==> flow/design.v <==
`timescale 1 ns / 1 ps
module ame_sobel_filter #(
    parameter LINE_DATA_BITS = 7,
    parameter COMP_DATA_BITS = 8
) (
    input logic clk_i,
    input logic rst_n_i,
    input  logic comp_init_i,
    output logic comp_done_o,
    input logic [5:0] [LINE_DATA_BITS-1:0] line_data_i,
    output logic [3:0] [3:0] [COMP_DATA_BITS-1:0] comp_data_o
);
typedef enum logic [2:0] {
    IDLE   = 3'b000,
    COMP_1 = 3'b001,
    COMP_2 = 3'b010,
    COMP_3 = 3'b011,
    COMP_4 = 3'b100,
    COMP_5 = 3'b101,
    COMP_6 = 3'b110
} state_t;
state_t ctl_sta;
logic [5:0] [1:0] [COMP_DATA_BITS-1:0] line_data;
logic [3:0] [3:0] [COMP_DATA_BITS-1:0] comp_data;
typedef enum logic {
    DATA_1 = 1'b0,
    DATA_2 = 1'b1
} comp_data_t;
generate
    for (genvar i = 0; i < 6; i++) begin: comp_block
        assign line_data[i][DATA_1] = line_data_i[i];
        assign line_data[i][DATA_2] = line_data_i[i] << 1;
    end
endgenerate
logic comp_done;
assign comp_done_o = comp_done;
assign comp_data_o = comp_data;
always_ff @(posedge clk_i or negedge rst_n_i)
begin
    if (!rst_n_i) begin
        ctl_sta <= IDLE;
        comp_done <= 'b0;
        comp_data <= 'b0;
    end else begin
        case (ctl_sta)
            IDLE:
                ctl_sta <= comp_init_i ? COMP_1 : ctl_sta;
            COMP_1:
                ctl_sta <= COMP_2;
            COMP_2:
                ctl_sta <= COMP_3;
            COMP_3:
                ctl_sta <= COMP_4;
            COMP_4:
                ctl_sta <= COMP_5;
            COMP_5:
                ctl_sta <= COMP_6;
            COMP_6:
                ctl_sta <= comp_init_i ? COMP_1 : IDLE;
            default:
                ctl_sta <= IDLE;
        endcase
        comp_done <= (ctl_sta == COMP_6);
        case (ctl_sta)
            IDLE:
                comp_data <= 'b0;
            COMP_1: begin
                comp_data[0][0] <= - line_data[0][DATA_1] - line_data[1][DATA_2] - line_data[2][DATA_1];
                comp_data[1][0] <= - line_data[1][DATA_1] - line_data[2][DATA_2] - line_data[3][DATA_1];
                comp_data[2][0] <= - line_data[2][DATA_1] - line_data[3][DATA_2] - line_data[4][DATA_1];
                comp_data[3][0] <= - line_data[3][DATA_1] - line_data[4][DATA_2] - line_data[5][DATA_1];
            end
            COMP_2: begin
                comp_data[0][1] <= - line_data[0][DATA_1] - line_data[1][DATA_2] - line_data[2][DATA_1];
                comp_data[1][1] <= - line_data[1][DATA_1] - line_data[2][DATA_2] - line_data[3][DATA_1];
                comp_data[2][1] <= - line_data[2][DATA_1] - line_data[3][DATA_2] - line_data[4][DATA_1];
                comp_data[3][1] <= - line_data[3][DATA_1] - line_data[4][DATA_2] - line_data[5][DATA_1];
            end
            COMP_3: begin
                comp_data[0][0] <= comp_data[0][0] + line_data[0][DATA_1] + line_data[1][DATA_2] + line_data[2][DATA_1];
                comp_data[1][0] <= comp_data[1][0] + line_data[1][DATA_1] + line_data[2][DATA_2] + line_data[3][DATA_1];
                comp_data[2][0] <= comp_data[2][0] + line_data[2][DATA_1] + line_data[3][DATA_2] + line_data[4][DATA_1];
                comp_data[3][0] <= comp_data[3][0] + line_data[3][DATA_1] + line_data[4][DATA_2] + line_data[5][DATA_1];
                comp_data[0][2] <= - line_data[0][DATA_1] - line_data[1][DATA_2] - line_data[2][DATA_1];
                comp_data[1][2] <= - line_data[1][DATA_1] - line_data[2][DATA_2] - line_data[3][DATA_1];
                comp_data[2][2] <= - line_data[2][DATA_1] - line_data[3][DATA_2] - line_data[4][DATA_1];
                comp_data[3][2] <= - line_data[3][DATA_1] - line_data[4][DATA_2] - line_data[5][DATA_1];
            end
            COMP_4: begin
                comp_data[0][1] <= comp_data[0][1] + line_data[0][DATA_1] + line_data[1][DATA_2] + line_data[2][DATA_1];
                comp_data[1][1] <= comp_data[1][1] + line_data[1][DATA_1] + line_data[2][DATA_2] + line_data[3][DATA_1];
                comp_data[2][1] <= comp_data[2][1] + line_data[2][DATA_1] + line_data[3][DATA_2] + line_data[4][DATA_1];
                comp_data[3][1] <= comp_data[3][1] + line_data[3][DATA_1] + line_data[4][DATA_2] + line_data[5][DATA_1];
                comp_data[0][3] <= - line_data[0][DATA_1] - line_data[1][DATA_2] - line_data[2][DATA_1];
                comp_data[1][3] <= - line_data[1][DATA_1] - line_data[2][DATA_2] - line_data[3][DATA_1];
                comp_data[2][3] <= - line_data[2][DATA_1] - line_data[3][DATA_2] - line_data[4][DATA_1];
                comp_data[3][3] <= - line_data[3][DATA_1] - line_data[4][DATA_2] - line_data[5][DATA_1];
            end
            COMP_5: begin
                comp_data[0][2] <= comp_data[0][2] + line_data[0][DATA_1] + line_data[1][DATA_2] + line_data[2][DATA_1];
                comp_data[1][2] <= comp_data[1][2] + line_data[1][DATA_1] + line_data[2][DATA_2] + line_data[3][DATA_1];
                comp_data[2][2] <= comp_data[2][2] + line_data[2][DATA_1] + line_data[3][DATA_2] + line_data[4][DATA_1];
                comp_data[3][2] <= comp_data[3][2] + line_data[3][DATA_1] + line_data[4][DATA_2] + line_data[5][DATA_1];
            end
            COMP_6: begin
                comp_data[0][3] <= comp_data[0][3] + line_data[0][DATA_1] + line_data[1][DATA_2] + line_data[2][DATA_1];
                comp_data[1][3] <= comp_data[1][3] + line_data[1][DATA_1] + line_data[2][DATA_2] + line_data[3][DATA_1];
                comp_data[2][3] <= comp_data[2][3] + line_data[2][DATA_1] + line_data[3][DATA_2] + line_data[4][DATA_1];
                comp_data[3][3] <= comp_data[3][3] + line_data[3][DATA_1] + line_data[4][DATA_2] + line_data[5][DATA_1];
            end
            default:
                comp_data <= 'b0;
        endcase
    end
end
endmodule
clock: 3.67 ns
lec_check: 0
cap_margin: 40
core_margin: 2
core_utilization: 70
cts_cluster_diameter: 49
cts_cluster_size: 32
slew_margin: 20
run.sh (not shown) runs the stock make flow with config.mk's settings and CLKGATE_MAP_FILE=.
The first run ran to the end with violations: negative setup slack.
Change:
Settings changed: CAP_MARGIN 40 to 20, CORE_UTILIZATION 70 to 66, CTS_CLUSTER_DIAMETER 49 to default, CTS_CLUSTER_SIZE 32 to 41.
Clock period 3.67 ns to 3.1 ns, I/O delays scaled along.
Outcome: With this change the flow stopped in 5_1_grt, error GRT-0232; synthesized cell count stays the same; die size came out higher by 5.9%; area after synthesis stays the same.
Change:
Settings changed: CORE_UTILIZATION 66 to 40, CTS_CLUSTER_SIZE 41 to default.
Clock period 3.1 ns to 5.0 ns, I/O delays scaled along.
Now the flow produced a clean layout.
Die area came out higher by well over a third.
Area after synthesis does not change.
Synthesized cell count does not change.

========
Starts from the design.v that is shown in full above.
export LEC_CHECK = 0
export CAP_MARGIN = 0
export CORE_ASPECT_RATIO = 1.4
export CORE_MARGIN = 2
export CORE_UTILIZATION = 40
export CTS_CLUSTER_DIAMETER = 342
export CTS_CLUSTER_SIZE = 99
export HOLD_SLACK_MARGIN = -0.07
export SLEW_MARGIN = 20
create_clock -name core_clock -period 5.0 [get_ports {clk_i}]
==> next run, changes <==
- CAP_MARGIN: 0 -> 20
- CORE_ASPECT_RATIO: 1.4 -> default
- CTS_CLUSTER_DIAMETER: 342 -> default
- CTS_CLUSTER_SIZE: 99 -> default
- HOLD_SLACK_MARGIN: -0.07 -> default
- clock period: 5.0 -> 4.3 ns (I/O delays scaled with it)
After rerunning:
- The changed run completed without violations
- die size stays flat
- design area climbs by 4.2%
- synthesized cell count is unchanged
- routed wire length stays flat
- non-clock buffer count climbs by 87
- via count climbs by 1.6%
- clock power climbs by 24%
- worst setup slack degrades by 660 ps
- power climbs by 24%
- flip-flop count does not change
==> next run, changes <==
- ABC_AREA: default -> 1
- CORE_UTILIZATION: 40 -> 67
- CTS_CLUSTER_SIZE: default -> 73
- clock period: 4.3 -> 3.87 ns (I/O delays scaled with it)
Outcome:
- The changed run completed without violations
- via count came out higher by a quarter to a third
- worst setup slack is worse by 22 ps
- total power came out higher by a few percent
==> next run, changes <==
- ABC_AREA: 1 -> default
- CORE_UTILIZATION: 67 -> 70
- CTS_CLUSTER_SIZE: 73 -> default
- SETUP_SLACK_MARGIN: default -> 1.01
- clock period: 3.87 -> 3.46 ns (I/O delays scaled with it)
The changed run never finished: it broke off in clock tree synthesis (4_1_cts) with DPL-0038; synthesized cell count decreases by a quarter to a third; synthesized area is lower by a little under a tenth; die size decreases by roughly a tenth.

========
== alpha ==
Starts from the design.v that is shown in full above.
clock: 3.67 ns
lec_check: 0
cap_margin: 20
core_margin: 2
core_utilization: 66
cts_cluster_diameter: 49
slew_margin: 20
Complete run, failing final checks: alpha, reason negative setup slack.
> inputs changed (alpha -> beta)
--- a/flow/config.mk
+++ b/flow/config.mk
@@ -10,2 +10,2 @@
-export CORE_UTILIZATION = 66
-export CTS_CLUSTER_DIAMETER = 49
+export CORE_UTILIZATION = 70
+export CTS_CLUSTER_SIZE = 37
==> flow/constraint.sdc <==
create_clock -name core_clock -period 3.07 [get_ports {clk_i}]
set_input_delay 0.6140 -clock core_clock [delete_from_list [all_inputs] [get_ports {clk_i}]]
set_output_delay 0.6140 -clock core_clock [all_outputs]
set_load 0.01 [all_outputs]
==> results <==
Standard cell area after detailed placement delta for beta relative to alpha: 1.6% higher
Last weighted congestion value of the routability-driven placer in beta is 1.3% below alpha.
In the reports for beta and alpha, the larger chip height belongs to alpha.
Status for beta and alpha: no clean run
In alpha the implementation completed, yet the final layout does not meet the checks, the culprit being negative setup slack.
beta: it failed during global routing (5_1_grt), and the tool reported GRT-0232.
Min total placed cells including tap cells across beta and alpha: beta
Changes in gamma relative to beta:
--- a/flow/config.mk
+++ b/flow/config.mk
@@ -11 +11,2 @@
-export CTS_CLUSTER_SIZE = 37
+export CTS_CLUSTER_DIAMETER = 49
+export SETUP_SLACK_MARGIN = 1.02
==> flow/constraint.sdc <==
create_clock -name core_clock -period 3.67 [get_ports {clk_i}]
set_input_delay 0.7340 -clock core_clock [delete_from_list [all_inputs] [get_ports {clk_i}]]
set_output_delay 0.7340 -clock core_clock [all_outputs]
set_load 0.01 [all_outputs]
Findings:
gamma got as far as clock tree synthesis (4_1_cts), where a tool error ended the run. gamma vs beta — placement-stage cell area climbed by a few percent. Looking at beta and gamma, the global placer's final weighted congestion is a wash. beta -> gamma: average footprint of a synthesized cell delta 0, exact match.
The following lists how delta was set up differently from gamma:
--- a/flow/config.mk
+++ b/flow/config.mk
@@ -10 +10 @@
-export CORE_UTILIZATION = 70
+export CORE_UTILIZATION = 72
@@ -12 +12,2 @@
-export SETUP_SLACK_MARGIN = 1.02
+export CTS_CLUSTER_SIZE = 31
+export PLACE_DENSITY = 0.92
==> results <==
Reported for delta and gamma, cell total in the yosys stat output turned out identical to the last digit. delta did not make it past global routing (5_1_grt), where a tool error ended it. When delta is set beside gamma, its post-detailed-placement half-perimeter wirelength turns out to be 2.1 mm larger. From gamma to delta, number of nets produced by synthesis did not move at all.
Input changes introduced in epsilon (baseline for comparison: delta):
--- a/flow/config.mk
+++ b/flow/config.mk
@@ -10,4 +10 @@
-export CORE_UTILIZATION = 72
-export CTS_CLUSTER_DIAMETER = 49
-export CTS_CLUSTER_SIZE = 31
-export PLACE_DENSITY = 0.92
+export CORE_UTILIZATION = 50
==> flow/constraint.sdc <==
create_clock -name core_clock -period 4.3 [get_ports {clk_i}]
set_input_delay 0.8600 -clock core_clock [delete_from_list [all_inputs] [get_ports {clk_i}]]
set_output_delay 0.8600 -clock core_clock [all_outputs]
set_load 0.01 [all_outputs]
### Flow results
epsilon finished every stage and its layout cleared the timing, design-rule and antenna checks.
Looking at worst slack at placement, epsilon sits 0.67 ns above delta.
Compared with delta, epsilon shows a higher number of rows in the core area.
Per the comparison of epsilon with delta, detailed placer's ending HPWL shows a reduction of about 19%, area enclosed by the die boundary went up by about 43%, number of placed instances, taps included shows a reduction of 0.58%.
Reported for epsilon and delta, adder and majority gate portion of the synthesized area turned out identical to the last digit.
Compared with delta, epsilon shows a higher die span in y.
[epsilon] weighted congestion at the end of routability-driven global placement fell about 8% relative to delta
epsilon vs delta: floorplan utilization down
No activity file was given, so power comes from the tool's default toggle rates.
